## build 36
==> flow/design.v (excerpt) <==
module calculator(
	input newkey,
	input [4:0] keycode,
	input clk,
	input rst,
	output reg [19:0] x,
	output reg led							 
	);
export LEC_CHECK = 0
export CAP_MARGIN = 20
export CORE_MARGIN = 2
export CORE_UTILIZATION = 40
export SLEW_MARGIN = 20
create_clock -name core_clock -period 10.0 [get_ports {clk}]
run.sh (not shown) runs the stock make flow with config.mk's settings and CLKGATE_MAP_FILE=.
Build 36 reached the final stage; the timing, design-rule and antenna checks on its layout passed.
The inputs of build 1 differ from those of build 36 as listed below.
- putting CTS_CLUSTER_DIAMETER at 307 where nothing was set
- putting CTS_CLUSTER_SIZE at 98 where nothing was set
- putting TNS_END_PERCENT at 15 where nothing was set
- putting PLACE_DENSITY_LB_ADDON at 0.05 where nothing was set
- putting HOLD_SLACK_MARGIN at -0.07 where nothing was set
==> results <==
- | final cell area excluding filler cells | build 36 vs build 1 | ≈ equal |
- Row via count: build 1 lower / build 36 higher
- Clock power delta for build 1 relative to build 36: about 12% lower
- Build 1 supports a lower top clock frequency than build 36.
- Count of plain and timing-repair buffers in the layout, build 36 and build 1: higher on build 1
- Between build 36 and build 1, the met2 demand-to-capacity share in global routing is higher for build 1.
- [build 1 vs build 36] sum of routed wire length over all layers: higher in build 1
[inputs] build 53 vs build 1
- a change of CORE_UTILIZATION from 40 to 65
- a deleted CTS_CLUSTER_DIAMETER that had been 307
- a deleted CTS_CLUSTER_SIZE that had been 98
- a deleted TNS_END_PERCENT that had been 15
- a deleted PLACE_DENSITY_LB_ADDON that had been 0.05
- a deleted HOLD_SLACK_MARGIN that had been -0.07
- a change of the clock period (ns, I/O delays scaled along) from 10.0 to 5.94
Going from build 1 to build 53, power attributed to the clock group climbed about 80%, number of global-route vias before repair rose by 12%, met2 usage in global routing up 21 points.
Build 53: all stages done; final checks FAILED (negative setup slack).
Edits applied to the flow inputs when going from build 53 to build 79:
- CORE_UTILIZATION now 59, was 65
- the clock period (ns, I/O delays scaled along) now 7.87, was 5.94
[summary]
- Build 79 went all the way through the flow, and no timing, DRC or antenna check failed.
- Between build 53 and build 79, the flow reports total met3 wirelength after detailed routing increasing by more than 10%.
- The lower total clock network power of build 53 and build 79 is in build 79.
- Changes observed in build 79 relative to build 53: synthesis-to-layout area growth went down by 15 points; fraction of power spent switching nets climbed 4.1 points.
- The final reports for build 79 and build 53 show cell internal power dissipation lower in the former.

---

== run 1 ==
calculator again, from the RTL that the note above started with.
Settings: LEC_CHECK=0, CAP_MARGIN=20, CORE_ASPECT_RATIO=1.42, CORE_MARGIN=2, CORE_UTILIZATION=72, CTS_CLUSTER_DIAMETER=275, HOLD_SLACK_MARGIN=-0.09, MAX_ROUTING_LAYER=met4, MIN_ROUTING_LAYER=met1, PLACE_DENSITY_LB_ADDON=0.01, SETUP_SLACK_MARGIN=-0.35, SLEW_MARGIN=15, TNS_END_PERCENT=40; clock period 6.17 ns.
| run 1 | all stages done | FAIL | negative setup slack |
#### Input delta (run 2 over run 1)
# run 1
export LEC_CHECK = 0
export CAP_MARGIN = 20
export CORE_ASPECT_RATIO = 1.42
export CORE_MARGIN = 2
export CORE_UTILIZATION = 72
export CTS_CLUSTER_DIAMETER = 275
export HOLD_SLACK_MARGIN = -0.09
export MAX_ROUTING_LAYER = met4
export MIN_ROUTING_LAYER = met1
export PLACE_DENSITY_LB_ADDON = 0.01
export SETUP_SLACK_MARGIN = -0.35
export SLEW_MARGIN = 15
export TNS_END_PERCENT = 40
create_clock -name core_clock -period 6.17 [get_ports {clk}]
# run 2
export LEC_CHECK = 0
export CAP_MARGIN = 20
export CORE_ASPECT_RATIO = 1.42
export CORE_MARGIN = 2
export CORE_UTILIZATION = 36
export CTS_CLUSTER_DIAMETER = 333
export CTS_CLUSTER_SIZE = 98
export HOLD_SLACK_MARGIN = 0.12
export MAX_ROUTING_LAYER = met4
export MIN_ROUTING_LAYER = met1
export PLACE_DENSITY = 0.35
export SLEW_MARGIN = 15
export TNS_END_PERCENT = 40
create_clock -name core_clock -period 13.3 [get_ports {clk}]
Findings:
Sort run 1 and run 2 by layout overhead on the synthesized area asc -> top: run 2. Cmp run 1 and run 2 / register-to-register setup slack / lower: run 1. Apart from run 1, each of run 1 and run 2 ends the flow with a layout that passes the timing, design-rule and antenna checks. Hold slack (run 2 over run 1): decrease, 0.11 ns. Looking only at power consumption, and setting everything else aside, the higher value of run 1 and run 2 goes to run 1. Diff run 1 -> run 2: clock buffer count moved up; transition time at the pin with the least slew margin shows a reduction of 0.24 ns.

---

Setup of lane 1:
The RTL this note starts from:
==> flow/design.v <==
module calculator(
	input newkey,
	input [4:0] keycode,
	input clk,
	input rst,
	output reg [19:0] x,
	output reg led							 
	);
	localparam PLUS = 1'd0;					 
	localparam TIMES = 1'd1;				 
	localparam CLEAR20 = 20'd0;				 
	localparam CLEAR2 = 2'd0;				 
	localparam CLEAR1 = 1'd0;				 
	reg [19:0] y;
	reg op;
	reg [19:0] nextX;
	reg [19:0] nextY;
	reg nextOp;
	reg nextLED;
	reg [2:0] select;
	wire [19:0] sum;
	wire [19:0] product;
	wire [19:0] result;
	wire [19:0] ovp;						 
	wire ovs;								 
	always @ (posedge clk)
		begin
			if (rst)
				begin
					x <= CLEAR20;
					y <= CLEAR20;
					op <= CLEAR1;
					led <= CLEAR1;
				end
			else
				begin
					x <= nextX;
					y <= nextY;
					op <= nextOp;
					led <= nextLED;
				end
		end
  always @ (select, x, y, op, led, result, ovp, ovs, keycode)
		case(select)
			3'd0:						 
				begin
              		nextX = x;
					nextY = y;
					nextOp = op;
					nextLED = led;
				end
			3'd1:						 
				begin
              		nextX = CLEAR20;
					nextY = x;
					nextOp = PLUS;
					nextLED = CLEAR1;
				end
			3'd2:						 
				begin
              		nextX = CLEAR20;
					nextY = x;
					nextOp = TIMES;
					nextLED = CLEAR1;
				end
			3'd3:						 
				begin
              		nextX = result;
					nextY = y;
					nextOp = op;
					nextLED = op ? (ovp != 0) : ovs;
				end	
			3'd4:						 
				begin
              		nextX = CLEAR20;
					nextY = CLEAR20;
					nextOp = CLEAR1;				 
					nextLED = CLEAR1;
				end
			3'd7:						 
				begin
              		nextX = {x[15:0],keycode[3:0]};	 
					nextY = y;
					nextOp = op;
					nextLED = CLEAR1;
				end
			default:					 
				begin
              		nextX = x;
					nextY = y;
					nextOp = op;
					nextLED = led;
				end
		endcase
	always @ (newkey, keycode)
		begin
			if(!newkey)	select <= 3'd0;				 
			else if(keycode[4]) select <= 3'd7;		 
			else select <= keycode[2:0];			 
		end
	assign result = op ? product : sum;				 
	assign {ovp, product} = x * y;					 
	assign {ovs, sum} = x + y;						 
endmodule	
Settings: LEC_CHECK=0, ABC_AREA=1, CAP_MARGIN=20, CORE_MARGIN=2, CORE_UTILIZATION=66, CTS_CLUSTER_DIAMETER=307, CTS_CLUSTER_SIZE=98, HOLD_SLACK_MARGIN=-0.07, PLACE_DENSITY=0.35, SLEW_MARGIN=20, TNS_END_PERCENT=15; clock period 10.0 ns.
Lane 1 ran to completion and came out clean on the timing, design-rule and antenna checks.
[inputs] lane 2 vs lane 1
Settings: removing TNS_END_PERCENT (formerly 15); removing CTS_CLUSTER_SIZE (formerly 98); removing ABC_AREA (formerly 1); changing CORE_UTILIZATION from 66 to 72; removing HOLD_SLACK_MARGIN (formerly -0.07); removing CTS_CLUSTER_DIAMETER (formerly 307); changing the clock period (ns, I/O delays scaled along) from 10.0 to 6.49.
Notes after the runs:
STATUS run=lane 2 STAGES=ALL_DONE FINAL_CHECKS=FAILED CAUSE=setup timing
Diff lane 1 -> lane 2: non-filler instance count after layout shrank by 449; cell area after technology mapping has decreased; reg2reg setup slack moved down; combinational power now sits higher; met3 wire length increased 860 µm.
Lane 2 ended up with y[3]$_SDFFE_PP0P_ as its worst setup path startpoint; lane 1 ended up with x[8]$_SDFFE_PP0P_.
[diff] routed wire length, lane 2 relative to lane 1: regression
Relative to lane 2, the following input files were edited for lane 3:
Settings: CORE_UTILIZATION changed from 72 to 40; PLACE_DENSITY removed (was 0.35); the clock period (ns, I/O delays scaled along) changed from 6.49 to 7.87.
--- outcome ---
Lane 3 reached the final stage; the timing, design-rule and antenna checks on its layout passed.
Cell area reported after detailed placement in lane 3 vs lane 2: down 1000 µm²
Cell count delta for lane 3 relative to lane 2: 68 higher
Lane 3 — number of detailed-route iterations in the first pass 1 higher, lane 2 as reference
Final-layout clock buffer total was higher in lane 3 than in lane 2.
Lane 3 vs lane 2 — utilization dropped 41 points.
Note that the final net count recorded for lane 3 amounts to 0.930 times the value seen in lane 2.
Against lane 2 as the reference, lane 3 delivers a lower final area.
## Diff of input files: lane 4 against lane 3
Settings: CTS_CLUSTER_DIAMETER newly set to 118; CTS_CLUSTER_SIZE newly set to 98; HOLD_SLACK_MARGIN newly set to -0.07; the clock period (ns, I/O delays scaled along) changed from 7.87 to 10.0.
==> comparison <==
Lane 4 does worse than lane 3 on remaining max-slew budget at the tightest pin. Compared with lane 3, in lane 4 switching power went down about 23%; setup slack increased 2.00 ns; clock network power share down 2.7 points.

---

// calculator: RTL as listed in full above, without the edits since
clock: 4.45 ns
lec_check: 0
cap_margin: 20
core_margin: 2
core_utilization: 60
slew_margin: 20
The first run finished but fails on setup timing.
Then changed:
- CORE_UTILIZATION: 60 -> 70
- CTS_CLUSTER_DIAMETER: unset -> 32
- clock period: 4.45 -> 6.74 ns (I/O delays scaled with it)
=> The new run ran to the end with violations: setup timing; sequential cell count does not change; final cell count shrinks by 6.6%; power is lower by about 40%; global-route usage goes up by 6.8 points; combinational power is lower by 42%.

---

Setup of v38:
RTL: the design.v shown in full above, as it stands there.
clock: 13.3 ns
lec_check: 0
cap_margin: 20
core_aspect_ratio: 1.42
core_margin: 2
core_utilization: 65
cts_cluster_diameter: 333
hold_slack_margin: 0.12
max_routing_layer: met4
min_routing_layer: met1
setup_slack_margin: -0.32
slew_margin: 15
tns_end_percent: 40
Setup changes, v38 to v27
Settings: PLACE_DENSITY newly set to 0.55; CORE_UTILIZATION changed from 65 to 63; CTS_CLUSTER_SIZE newly set to 98; SETUP_SLACK_MARGIN changed from -0.32 to 3.1.
Results
| utilization after layout | v27 vs v38 | 2.2 points lower |
[v27] wire length on met2 rose 5.3% relative to v38
Going from v38 to v27, the combinational power share was found to have gone up by 1.1 points.
Compared with v38, in v27 static leakage power saw little to no change, power saw a decrease, floorplan die width saw an increase, peak ir drop on the vdd network saw a decrease, final wirelength saw an increase.
Compared v27 vs v38, and final weighted congestion in routability-driven placement is down in v27.
Between v27 and v38, number of iterations in the first detailed-routing pass is lower for v38, v27 comes in above that.
Edits applied to the flow inputs when going from v27 to v15:
Settings: swapping 0.55 for 0.35 in PLACE_DENSITY; swapping 3.1 for 0.05 in SETUP_SLACK_MARGIN; putting ABC_AREA at 1 where nothing was set.
Findings:
Data-path buffer share of cell area in the final layout sits lower in v15 than in v27. Taking v27 as the reference, in v15 path depth of the worst reg2reg path increased by 8 relative to the old numbers, instance area after placement increased by 6.4% relative to the old numbers, setup slack increased by 670 ps relative to the old numbers, via count increased by 2045 relative to the old numbers.
Input-level comparison between v13 and v15:
Settings: swapping 0.05 for 1.23 in SETUP_SLACK_MARGIN; clearing CTS_CLUSTER_SIZE, which used to be 98; clearing PLACE_DENSITY, which used to be 0.35; swapping 0.12 for -0.09 in HOLD_SLACK_MARGIN; swapping 63 for 66 in CORE_UTILIZATION; clearing ABC_AREA, which used to be 1; swapping 13.3 for 7.13 in the clock period (ns, I/O delays scaled along).
==> comparison <==
Of v15 and v13, v15 shows the lower fraction of synthesized area in multiplexers, with v13 above it. Lower met2 global-route usage among v15 and v13: v13. Compared v13 vs v15, and die extent in y is down in v13. Run comparison: v13 launching element of the worst setup path y[2]$_SDFFE_PP0P_; v15 launching element of the worst setup path x[9]$_SDFFE_PP0P_. [compare] base=v15 new=v13: post-synthesis to final-layout area growth higher; utilization after layout higher. Against v15, v13 comes in 5730 ps lower on setup slack. The clock-buffer cell count number comes out higher for v15 vs v13.
Power and IR drop assume default switching activity.
